==> delta: inputs <==
// top
module top(input clk, rst_raw, up, left, right, down, 
           input [15:0]switches, output dp,a,b,c,d,e,f,g, output [3:0]anode,
           output load_done, output reg fsm_done);
    wire [7:0] A, B;     
    wire [3:0] init_ram_addr, fsm_ram_addr, ram_addr;    
    wire [1:0] rf_w_addr;
    wire rf_w_en;
    wire ram_w_en, init_ram_w_en, fsm_ram_w_en;    
    wire [1:0] reg_r_addr1, reg_r_addr2, reg_r_addr3, reg_r_addr4;
    wire [7:0] init_w_ram_data, fsm_w_ram_data, 
               w_ram_data, r_ram_data;   
    wire acc_en, acc_clear;
    wire done;
    wire [3:0] pp0, pp1;  
    wire [1:0] A1, A2, B1, B2;   
    wire [4:0] acc;  
    wire [4:0] C11, C12, C21, C22;   
    wire up_clean, left_clean, rst, right_clean, down_clean;    
    reg load_en;
    reg load_button;     
    reg start_button;    
    reg C11_button, C12_button, C21_button, C22_button;  
    reg display;     
    debouncer udb(.clk(clk), .raw(up), .clean(up_clean)); 
    debouncer ldb(.clk(clk), .raw(left), .clean(left_clean)); 
    debouncer cdb(.clk(clk), .raw(rst_raw), .clean(rst));  
    debouncer rdb(.clk(clk), .raw(right), .clean(right_clean)); 
    debouncer ddb(.clk(clk), .raw(down), .clean(down_clean)); 
    load_RAM init(.clk(clk), 
                  .rst(rst), 
  ...
clock: 2.36 ns
lec_check: 0
cap_margin: 20
core_margin: 2
core_utilization: 58
cts_cluster_size: 61
hold_slack_margin: -0.0
min_routing_layer: met2
place_density_lb_addon: 0.03
slew_margin: 5
run.sh (not shown) runs the stock make flow with config.mk's settings and CLKGATE_MAP_FILE=.
==> inputs of fjord, as changes to delta <==
- CELL_PAD_IN_SITES_DETAIL_PLACEMENT: unset -> 1
- CELL_PAD_IN_SITES_GLOBAL_PLACEMENT: unset -> 2
- CORE_UTILIZATION: 58 -> 40
- CTS_CLUSTER_SIZE: 61 -> unset
- HOLD_SLACK_MARGIN: -0.0 -> unset
- MIN_ROUTING_LAYER: met2 -> unset
- PLACE_DENSITY_LB_ADDON: 0.03 -> unset
- SLEW_MARGIN: 5 -> 20
==> flow/constraint.sdc (replaced) <==
create_clock -name core_clock -period 10.0 [get_ports {clk}]
set_input_delay 2.0000 -clock core_clock [delete_from_list [all_inputs] [get_ports {clk}]]
set_output_delay 2.0000 -clock core_clock [all_outputs]
set_load 0.01 [all_outputs]
==> comparison <==
delta finished with timing, DRC and antenna clean. fjord ran to the end with no violations.
In fjord the clock skew is higher than in delta, by 0.0017 ns.
Sequential power: fjord is lower than delta (76%).
Between delta and fjord, the lower cell area is in fjord (gap 6.5%, measured against fjord).
In flip-flop count, delta and fjord do not differ.
In delta the global-route usage is higher than in fjord, by 17 points.
Of delta and fjord, delta has the higher via count (gap about 47%, measured against fjord).
Between fjord and delta, the lower die area is in delta (gap about 44%, measured against delta).
Against fjord, the cell count of delta is higher by about 0.8%.
==> figures <==
metric                                                            fjord         delta
Post-CTS repair timing setup buffer count                             0             1
Final standard cell area without fillers                    0.0132 mm^2   0.0141 mm^2
Sw frac                                                           37.6%         37.8%
Wire length per cell                                            16.5 um       15.6 um
Critical path startpoint category                             input pin      register
Fraction of area in non-clock buffers                             2.80%         9.98%
Logic area                                                 0.00574 mm^2  0.00586 mm^2
Layout Area Growth over Synthesis                                 14.0%         21.4%
Floorplan Core Area                                         0.0286 mm^2   0.0195 mm^2
Slowest stage delay, CP                                         0.62 ns       0.43 ns
Outcome                                        timing/DRC/antenna clean  timing/DRC/antenna clean
Part of the total power dissipated in combinational logic         38.5%         45.7%
Die X-Extent                                                     174 um        145 um
Register share of the cell area                                   41.2%         38.7%
Setup crit start                                                     up  rf.mem[3][0]
Highest layer used for signal routing                              met4          met5
Routed via count divided by cell count                             5.35          7.78

---

==> run a <==
top again, from the RTL that the note above started with.
clock: 2.43 ns
lec_check: 0
abc_area: 1
cap_margin: 0
core_margin: 2
core_utilization: 72
cts_cluster_diameter: 372
cts_cluster_size: 10
place_density_lb_addon: 0.01
setup_slack_margin: 0.33
slew_margin: 20
==> run b: changes against run a <==
==> flow/config.mk (replaced) <==
export PLATFORM = sky130hd
export DESIGN_NAME = top
export DESIGN_NICKNAME = top
export VERILOG_FILES = /design/flow/design.v
export SDC_FILE = /design/flow/constraint.sdc
export NUM_CORES = 4
export LEC_CHECK = 0
export CAP_MARGIN = 20
export CORE_MARGIN = 2
export CORE_UTILIZATION = 71
export CTS_CLUSTER_SIZE = 19
export SLEW_MARGIN = 20
==> flow/constraint.sdc (replaced) <==
create_clock -name core_clock -period 3.39 [get_ports {clk}]
set_input_delay 0.6780 -clock core_clock [delete_from_list [all_inputs] [get_ports {clk}]]
set_output_delay 0.6780 -clock core_clock [all_outputs]
set_load 0.01 [all_outputs]
==> run c: changes against run a <==
==> flow/config.mk (replaced) <==
export PLATFORM = sky130hd
export DESIGN_NAME = top
export DESIGN_NICKNAME = top
export VERILOG_FILES = /design/flow/design.v
export SDC_FILE = /design/flow/constraint.sdc
export NUM_CORES = 4
export LEC_CHECK = 0
export CAP_MARGIN = 0
export CORE_MARGIN = 2
export CORE_UTILIZATION = 72
export CTS_CLUSTER_SIZE = 19
export SLEW_MARGIN = 20
==> flow/constraint.sdc (replaced) <==
create_clock -name core_clock -period 2.36 [get_ports {clk}]
set_input_delay 0.4720 -clock core_clock [delete_from_list [all_inputs] [get_ports {clk}]]
set_output_delay 0.4720 -clock core_clock [all_outputs]
set_load 0.01 [all_outputs]
==> run d: changes against run a <==
==> flow/config.mk (replaced) <==
export PLATFORM = sky130hd
export DESIGN_NAME = top
export DESIGN_NICKNAME = top
export VERILOG_FILES = /design/flow/design.v
export SDC_FILE = /design/flow/constraint.sdc
export NUM_CORES = 4
export LEC_CHECK = 0
export CAP_MARGIN = 20
export CORE_MARGIN = 2
export CORE_UTILIZATION = 70
export CTS_CLUSTER_SIZE = 13
export SETUP_SLACK_MARGIN = -0.66
export SLEW_MARGIN = 20
==> flow/constraint.sdc (replaced) <==
create_clock -name core_clock -period 6.6 [get_ports {clk}]
set_input_delay 1.3200 -clock core_clock [delete_from_list [all_inputs] [get_ports {clk}]]
set_output_delay 1.3200 -clock core_clock [all_outputs]
set_load 0.01 [all_outputs]
==> results <==
| item | run c | run b | run a | run d |
|---|---|---|---|---|
| All-Layer GR Usage | 30.07% | 26.99% | 29.94% | 26.57% |
| Worst-path fanout max | 2 | 4 | 2 | 9 |
| Register-to-Register Setup Slack | -0.03 ns | 0.66 ns | 0.21 ns | 3.63 ns |
| Sequential cell fraction of total power | 36.2% | 40.0% | 36.6% | 40.0% |
| Share of cell area taken by muxes after synthesis | 6.261% | 6.261% | 0% | 6.261% |
| Met3 Use GR | 3.990% | 2.960% | 3.922% | 3.142% |
| WP data arrival | 2.77 ns | 3.03 ns | 2.67 ns | 3.94 ns |
| Post-layout period usage of the worst path | 101.1% | 82.74% | 91.31% | 56.05% |
| Invs w/o clock | 57 | 57 | 138 | 57 |
| Share of Yosys cell area claimed by the top area cell type | 23.79% | 23.79% | 24.34% | 23.79% |
| Slew at the pin with the worst max-slew slack | 0.8316 ns | 0.9465 ns | 0.6964 ns | 1.070 ns |
| Critical Path Stages | 9 | 9 | 8 | 9 |
| Number of nets produced by synthesis | 1272 | 1272 | 1456 | 1272 |
| Final Hold Slack | 0.4686 ns | 0.4589 ns | 0.4318 ns | 0.4517 ns |
| Yosys cell count | 1177 | 1177 | 1361 | 1177 |
| Post-layout utilization of the core | 87.71% | 81.08% | 85.93% | 78.14% |
| Adder share | 8.384% | 8.384% | 8.576% | 8.384% |
| P_seq | 7450 µW | 5230 µW | 7110 µW | 2680 µW |
| Proportion of total power due to net switching | 38.00% | 38.31% | 41.24% | 38.42% |
| Pre-CTS setup slack | -0.6745 ns | 0.1064 ns | -0.1300 ns | 2.493 ns |
| Die footprint | 17160 µm² | 17390 µm² | 16790 µm² | 17630 µm² |
| Logic share of the area | 42.23% | 44.38% | 40.94% | 44.75% |
| Clock-cell share | 5.777% | 5.924% | 5.628% | 6.119% |
| Result of the run | finished with violations | complete, no violations | complete, no violations | complete, no violations |
| Reasons for failing layout checks | negative setup slack | - | - | - |
| Data buffer area share | 9.229% | 3.794% | 6.037% | 2.811% |
| Comb gates | 844 | 844 | 968 | 844 |
Power is estimated from default activity; no workload was simulated.
